== JK ==
// magnitude_wrapper
module magnitude_wrapper(
	input aclk,
	input aresetn,
	input s_i_data_valid,
	output reg s_o_data_ready,
	input [31:0] s_i_data,
	output reg m_o_data_valid,
	input m_i_data_ready,
	output reg [31:0] m_o_data
    );
==> flow/config.mk <==
export PLATFORM = sky130hd
export DESIGN_NAME = magnitude_wrapper
export DESIGN_NICKNAME = magnitude_wrapper
export VERILOG_FILES = /design/flow/design.v
export SDC_FILE = /design/flow/constraint.sdc
export NUM_CORES = 4
export LEC_CHECK = 0
export CAP_MARGIN = 20
export CELL_PAD_IN_SITES_DETAIL_PLACEMENT = 1
export CELL_PAD_IN_SITES_GLOBAL_PLACEMENT = 1
export CORE_MARGIN = 5
export CORE_UTILIZATION = 35
export CTS_CLUSTER_DIAMETER = 228
export CTS_CLUSTER_SIZE = 61
export GPL_TIMING_DRIVEN = 0
export MAX_ROUTING_LAYER = met4
export MIN_ROUTING_LAYER = met2
export PLACE_DENSITY_LB_ADDON = 0.27
export SETUP_SLACK_MARGIN = 1.86
export SLEW_MARGIN = 20
==> flow/constraint.sdc <==
create_clock -name core_clock -period 10.0 [get_ports {aclk}]
set_input_delay 2.0000 -clock core_clock [delete_from_list [all_inputs] [get_ports {aclk}]]
set_output_delay 2.0000 -clock core_clock [all_outputs]
set_load 0.01 [all_outputs]
run.sh (not shown) runs the stock make flow with config.mk's settings and CLKGATE_MAP_FILE=.
JK: all stages complete, timing, DRC and antenna checks passed
--- input diff JK..MS ---
- a deleted CTS_CLUSTER_DIAMETER that had been 228
- a deleted GPL_TIMING_DRIVEN that had been 0
- a deleted MAX_ROUTING_LAYER that had been met4
- a change of CORE_UTILIZATION from 35 to 40
- a deleted CTS_CLUSTER_SIZE that had been 61
- a deleted SETUP_SLACK_MARGIN that had been 1.86
- a change of CORE_MARGIN from 5 to 2
- a deleted CELL_PAD_IN_SITES_DETAIL_PLACEMENT that had been 1
- a deleted MIN_ROUTING_LAYER that had been met2
- a deleted CELL_PAD_IN_SITES_GLOBAL_PLACEMENT that had been 1
- a deleted PLACE_DENSITY_LB_ADDON that had been 0.27
==> comparison <==
- JK vs MS, beginning of the critical path: data_imag[10] vs data_real[11]
- Re post-CTS repair timing setup buffer count: no difference whatsoever between JK and MS.
- Placed wire-length estimate after detailed placement: MS vs JK down 20%
- Of MS and JK, MS shows the lower via count, with JK above it.
- MS against JK; combined area of the multi-input logic cells is down slightly.
- Taking JK as the reference point, the cell count of MS falls by 178.
- Re number of fill cells in the layout: MS and JK aren't equal, and the higher value belongs to JK.
- Reported for MS and JK, top-level port count turned out identical to the last digit.
- MS closes out successfully: all stages finished, all timing, DRC and antenna checks passed.
- Diff JK -> MS | height of the die | down by a little under 10%
- Diff JK -> MS | largest stage delay on the critical path | increase of 0.16 ns
Inputs modified between MS and AL:
- CTS_CLUSTER_DIAMETER newly set to 310
- CTS_CLUSTER_SIZE newly set to 100
- HOLD_SLACK_MARGIN newly set to -0.06
- CORE_UTILIZATION changed from 40 to 69
- SLEW_MARGIN changed from 20 to 25
- ABC_AREA newly set to 1
Results
AL did not stop at any stage, and its layout met the timing, design-rule and antenna checks.
Origin of the worst setup path = data_real[4]: AL; origin of the worst setup path = data_real[11]: MS
Comparing final non-filler cell total for AL and MS, the bigger number came from AL.
MS reports its critical path endpoint as o_data_temp[31] while AL reports o_data_temp[28].
[inputs] TR vs AL
- SETUP_SLACK_MARGIN: unset -> -1.0
- CORE_MARGIN: 2 -> 7
- HOLD_SLACK_MARGIN: -0.06 -> 0.06
- CORE_ASPECT_RATIO: unset -> 0.5
Results
Looking at TR and AL, the fraction of standard cell area that is sequential is a wash. Cell count after placement essentially unchanged between AL and TR. Against AL, TR comes in 0.80% higher on wire length. Status: clock-pin slew on the worst setup and hold paths parity (AL, TR). The final estimated routing congestion in global placement in TR was higher than what AL gave. Of TR and AL, AL shows the higher non-clock buffer count, with TR below it. Comparing TR and AL, global routing met1 resource utilization is lower on TR. On layout overhead on the synthesized area, TR and AL are neck and neck.

Starting RTL as in the previous note.
export LEC_CHECK = 0
export CAP_MARGIN = 20
export CORE_MARGIN = 2
export CORE_UTILIZATION = 40
export SLEW_MARGIN = 20
create_clock -name core_clock -period 8.17 [get_ports {aclk}]
Edit:
Settings changed: CORE_UTILIZATION 40 to 58.
Clock period 8.17 ns to 4.54 ns, I/O delays scaled along.
What happened:
- With this change the flow finished with negative setup slack left
- fmax rose by 9.2%
- final cell count goes up by 4.9%
- sequential cell count stays the same
- non-clock buffer count is higher by 317
- global-route usage rises by 9.2 points
- via count climbs by 10%
- design area grows by 16%
- die size goes down by 31%
- area after synthesis does not change
Edit:
Settings changed: CORE_UTILIZATION 58 to 40, SETUP_SLACK_MARGIN set to -0.76.
Clock period 4.54 ns to 8.17 ns, I/O delays scaled along.
What happened:
- This time the run completed without violations
- via count drops by 9.9%
- clock-buffer cell count is unchanged
- worst hold slack gains 36 ps
- global-route usage drops by 9.2 points
Edit:
Settings changed: ABC_AREA set to 1, CORE_UTILIZATION 40 to 72, CTS_CLUSTER_DIAMETER set to 229, CTS_CLUSTER_SIZE set to 31, SETUP_SLACK_MARGIN -0.76 to unset.
Clock period 8.17 ns to 6.46 ns, I/O delays scaled along.
This time the run ran to the end with violations: negative setup slack.
Routed wire length increases by 33%.
Worst setup slack got worse by 380 ps.
Critical path depth stays the same.
Final cell count increases by 14%.
Non-clock buffer count increases by 186.
Clock skew hardly moves.

magnitude_wrapper again, from the RTL that the note above started with.
make LEC_CHECK=0 ABC_AREA=1 CAP_MARGIN=20 CORE_MARGIN=2 CORE_UTILIZATION=38 CTS_CLUSTER_DIAMETER=393 CTS_CLUSTER_SIZE=53 HOLD_SLACK_MARGIN=-0.06 SLEW_MARGIN=25 finish   # period 10.0 ns
The starting point produced a clean layout.
Edit:
- ABC_AREA: 1 -> unset
- CELL_PAD_IN_SITES_GLOBAL_PLACEMENT: unset -> 1
- CORE_MARGIN: 2 -> 7
- CORE_UTILIZATION: 38 -> 35
- CTS_CLUSTER_DIAMETER: 393 -> 228
- CTS_CLUSTER_SIZE: 53 -> 61
- GPL_TIMING_DRIVEN: unset -> 0
- HOLD_SLACK_MARGIN: -0.06 -> unset
- MAX_ROUTING_LAYER: unset -> met4
- PLACE_DENSITY_LB_ADDON: unset -> 0.27
- SETUP_SLACK_MARGIN: unset -> 1.86
- SLEW_MARGIN: 25 -> 20
=>
- synthesized area fell by a few percent
- setup slack is worse by 0.72 ns
- first-iteration DRC count fell by a quarter to a third
- non-clock buffer count rose by 62
- via count fell by roughly a tenth
Edit:
- CELL_PAD_IN_SITES_GLOBAL_PLACEMENT: 1 -> unset
- CORE_MARGIN: 7 -> 2
- CTS_CLUSTER_SIZE: 61 -> 15
- MAX_ROUTING_LAYER: met4 -> unset
- SETUP_SLACK_MARGIN: 1.86 -> 0.67
Area after synthesis does not change.
Worst hold slack stays flat.
Worst setup slack got worse by 0.57 ns.
Die area drops by a little under a tenth.
Synthesized cell count is unchanged.
Global-route usage goes up by 0.99 points.
Via count grows slightly.
Non-clock buffer count decreases by 15.

Setup of v25:
Starting RTL as in the previous note.
Settings: LEC_CHECK=0, CAP_MARGIN=15, CELL_PAD_IN_SITES_DETAIL_PLACEMENT=2, CORE_MARGIN=2, CORE_UTILIZATION=32, MIN_ROUTING_LAYER=met2, SETUP_SLACK_MARGIN=-0.36, SLEW_MARGIN=20; clock period 11.4 ns.
[inputs] v48 vs v25
- swapping 32 for 72 in CORE_UTILIZATION
- swapping 15 for 30 in CAP_MARGIN
- clearing CELL_PAD_IN_SITES_DETAIL_PLACEMENT, which used to be 2
- clearing MIN_ROUTING_LAYER, which used to be met2
- putting CTS_CLUSTER_SIZE at 31 where nothing was set
- swapping 11.4 for 6.46 in the clock period (ns, I/O delays scaled along)
==> comparison <==
- In v48 the implementation ran to completion but is not tape-out ready, as the final checks report negative setup slack.
- A highest routed metal layer of met5 is what v25 shows, while met4 belongs to v48.
- v25 → v48: design area moved up; number of buffers created by CTS level.
- Compared to v25, the router laid down less metal wire for v48.
What v38 does differently from v48 at the input level:
- putting ABC_AREA at 1 where nothing was set
- swapping 30 for 20 in CAP_MARGIN
- clearing SETUP_SLACK_MARGIN, which used to be -0.36
- putting PLACE_DENSITY_LB_ADDON at 0.28 where nothing was set
- swapping 31 for 76 in CTS_CLUSTER_SIZE
Findings:
- Each of v48 and v38 falls short of a clean finish.
- In v48 the implementation completed, yet the final layout does not meet the checks, the culprit being negative setup slack.
- Complete run, failing final checks: v38, reason negative setup slack.
- Of v48 and v38, v38 shows the higher vertical extent of the die, with v48 below it.
- v38 vs. v48: post-layout period usage of the worst path went down; total I/O pin count about even.
- Against v48, v38 comes in 3.0 points higher on routing usage on met1.
- The post-layout minimum cycle time number comes out higher for v48 vs v38.
- ~same clock transition at the registers of the reported paths in v48 and v38
- Delta (v38 minus v48): utilization after layout now smaller; length of the first detailed-routing pass in iterations now larger; worst setup slack now larger.

## run A
The RTL this note starts from:
==> flow/design.v <==
`timescale 1ns / 1ps
module magnitude_wrapper(
	input aclk,
	input aresetn,
	input s_i_data_valid,
	output reg s_o_data_ready,
	input [31:0] s_i_data,
	output reg m_o_data_valid,
	input m_i_data_ready,
	output reg [31:0] m_o_data
    );
	reg [31:0] o_data_temp;
	reg [15:0] data_real;
	reg [15:0] data_imag;
	reg start_calc;
	reg ack_calc;
	wire [15:0] in_real = s_i_data[15:0];
	wire [15:0] in_imag = s_i_data[31:16];
	always @ (posedge aclk)
		begin
			if (aresetn == 0) begin
				s_o_data_ready <= 1'b0;
				start_calc <= 1'b0;
			end
			if (ack_calc == 1'b1) begin
				start_calc <= 0;
			end
			if ( (s_i_data_valid == 1'b1) && (ack_calc == 0)) begin
				if (in_real[15] == 1'b1)
					data_real <= ~in_real + 16'd1;
				else
					data_real <= in_real;
				if (in_imag[15] == 1'b1)
					data_imag <= ~in_imag + 16'd1;
				else
					data_imag <= in_imag;
				s_o_data_ready <= 1;
				start_calc <= 1'b1;
			end
		end
	always @ (posedge aclk)
		begin
			if (aresetn == 0) begin
				ack_calc <= 0;
			end
			if (start_calc == 1'b1) begin
				ack_calc <= 1;
				o_data_temp <= data_real*data_real + data_imag*data_imag;
			end
			else begin
				ack_calc <= 0;
			end
		end
	always @ (posedge aclk)
		begin
			if (aresetn == 0) begin
				m_o_data_valid <= 1'b0;
			end
			if (m_i_data_ready == 1'b1) begin
				if (ack_calc == 0) begin
					m_o_data_valid <= 1'b0;
				end
				else begin
					m_o_data_valid <= 1'b1;
					m_o_data <= o_data_temp;
				end
			end
		end
endmodule
==> flow/config.mk <==
export PLATFORM = sky130hd
export DESIGN_NAME = magnitude_wrapper
export DESIGN_NICKNAME = magnitude_wrapper
export VERILOG_FILES = /design/flow/design.v
export SDC_FILE = /design/flow/constraint.sdc
export NUM_CORES = 4
export LEC_CHECK = 0
export CAP_MARGIN = 30
export CORE_MARGIN = 2
export CORE_UTILIZATION = 22
export SETUP_SLACK_MARGIN = -0.36
export SLEW_MARGIN = 20
==> flow/constraint.sdc <==
create_clock -name core_clock -period 11.4 [get_ports {aclk}]
set_input_delay 2.2800 -clock core_clock [delete_from_list [all_inputs] [get_ports {aclk}]]
set_output_delay 2.2800 -clock core_clock [all_outputs]
set_load 0.01 [all_outputs]
Here is what was changed in the inputs of run B compared with run A.
--- a/flow/config.mk
+++ b/flow/config.mk
@@ -8,5 +8,6 @@
 export CAP_MARGIN = 30
 export CORE_MARGIN = 2
-export CORE_UTILIZATION = 22
+export CORE_UTILIZATION = 72
+export CTS_CLUSTER_SIZE = 22
 export SETUP_SLACK_MARGIN = -0.36
 export SLEW_MARGIN = 20
==> flow/constraint.sdc <==
create_clock -name core_clock -period 13.2 [get_ports {aclk}]
set_input_delay 2.6400 -clock core_clock [delete_from_list [all_inputs] [get_ports {aclk}]]
set_output_delay 2.6400 -clock core_clock [all_outputs]
set_load 0.01 [all_outputs]
Results
In the flow results for run A and run B, the global-route track usage on met1 is smaller on run A. Required time at the worst-slack endpoint (higher): run B.
Relative to run B, the following input files were edited for run C:
--- a/flow/config.mk
+++ b/flow/config.mk
@@ -6,8 +6,7 @@
 export NUM_CORES = 4
 export LEC_CHECK = 0
-export CAP_MARGIN = 30
+export CAP_MARGIN = 20
 export CORE_MARGIN = 2
 export CORE_UTILIZATION = 72
-export CTS_CLUSTER_SIZE = 22
-export SETUP_SLACK_MARGIN = -0.36
+export CTS_CLUSTER_SIZE = 34
 export SLEW_MARGIN = 20
==> flow/constraint.sdc <==
create_clock -name core_clock -period 6.18 [get_ports {aclk}]
set_input_delay 1.2360 -clock core_clock [delete_from_list [all_inputs] [get_ports {aclk}]]
set_output_delay 1.2360 -clock core_clock [all_outputs]
set_load 0.01 [all_outputs]
--- outcome ---
Slack of the critical path deteriorates in run C relative to run B. Every stage of run C finished as expected; the final checks, on the other hand, flagged negative setup slack, which means the layout fails. Comparing run C and run B, the lower number of standard cells in the final layout excluding fillers is on run B.

RTL: the design.v shown in full above, as it stands there.
clock: 10.0 ns
lec_check: 0
cap_margin: 20
core_margin: 2
core_utilization: 35
cts_cluster_diameter: 32
slew_margin: 20
Rerun with:
--- a/flow/config.mk
+++ b/flow/config.mk
@@ -8,0 +9 @@
+export CELL_PAD_IN_SITES_GLOBAL_PLACEMENT = 1
@@ -11 +12,6 @@
-export CTS_CLUSTER_DIAMETER = 32
+export CTS_CLUSTER_DIAMETER = 228
+export CTS_CLUSTER_SIZE = 61
+export GPL_TIMING_DRIVEN = 0
+export MAX_ROUTING_LAYER = met4
+export PLACE_DENSITY_LB_ADDON = 0.27
+export SETUP_SLACK_MARGIN = 0.67
The new run ran to the end with no violations.
Register-to-register slack got worse by 0.14 ns.
Final cell count rises by 1.9%.
Routed wire length came out higher by about 12%.
Cell area rises by 1.2%.
Rerun with:
==> flow/config.mk (replaced) <==
export PLATFORM = sky130hd
export DESIGN_NAME = magnitude_wrapper
export DESIGN_NICKNAME = magnitude_wrapper
export VERILOG_FILES = /design/flow/design.v
export SDC_FILE = /design/flow/constraint.sdc
export NUM_CORES = 4
export LEC_CHECK = 0
export ABC_AREA = 1
export CAP_MARGIN = 20
export CORE_ASPECT_RATIO = 0.5
export CORE_MARGIN = 7
export CORE_UTILIZATION = 69
export CTS_CLUSTER_DIAMETER = 310
export CTS_CLUSTER_SIZE = 100
export HOLD_SLACK_MARGIN = 0.06
export SLEW_MARGIN = 25
Setup slack improves by 1.3 ns. Die area falls by 39%. Via count is higher by 12%. Design area rises by 1.6%. Core utilization is higher by 36 points.
Rerun with:
--- a/flow/config.mk
+++ b/flow/config.mk
@@ -10 +10 @@
-export CORE_ASPECT_RATIO = 0.5
+export CORE_ASPECT_RATIO = 1.86
@@ -15,0 +16 @@
+export PLACE_DENSITY_LB_ADDON = 0.3
@@ -16,0 +18 @@
+export TNS_END_PERCENT = 5
Effect: Sequential cell count is unchanged; area after synthesis does not change; via count increases by 5.0%; fmax decreases by 1.0%; setup slack got worse by 0.072 ns; clock skew decreases by 0.0077 ns; global-route usage increases by 4.4 points.
Rerun with:
==> flow/config.mk (replaced) <==
export PLATFORM = sky130hd
export DESIGN_NAME = magnitude_wrapper
export DESIGN_NICKNAME = magnitude_wrapper
export VERILOG_FILES = /design/flow/design.v
export SDC_FILE = /design/flow/constraint.sdc
export NUM_CORES = 4
export LEC_CHECK = 0
export CAP_MARGIN = 20
export CORE_ASPECT_RATIO = 1.32
export CORE_MARGIN = 9
export CORE_UTILIZATION = 40
export CTS_CLUSTER_DIAMETER = 97
export GPL_TIMING_DRIVEN = 0
export MIN_ROUTING_LAYER = met2
export SLEW_MARGIN = 20
Effect: Clock skew hardly moves. Utilization drops by 30 points. Via count climbs by 14%. Final cell count drops by 4.5%. Hold slack is about the same. Setup slack gets worse by 1.3 ns. Non-clock buffer count climbs by 46. Design area drops by 1.9%. Clock-buffer cell count climbs by 1. Fmax drops by 16%.
Rerun with:
--- a/flow/config.mk
+++ b/flow/config.mk
@@ -11 +11 @@
-export CORE_UTILIZATION = 40
+export CORE_UTILIZATION = 19
@@ -13 +13,2 @@
-export GPL_TIMING_DRIVEN = 0
+export GPL_ROUTABILITY_DRIVEN = 0
+export GPL_TIMING_DRIVEN = 1
The new run passed the timing, design-rule and antenna checks.
Die size goes up by 100%.
Final area goes up by 3.2%.
Sequential cell count does not change.
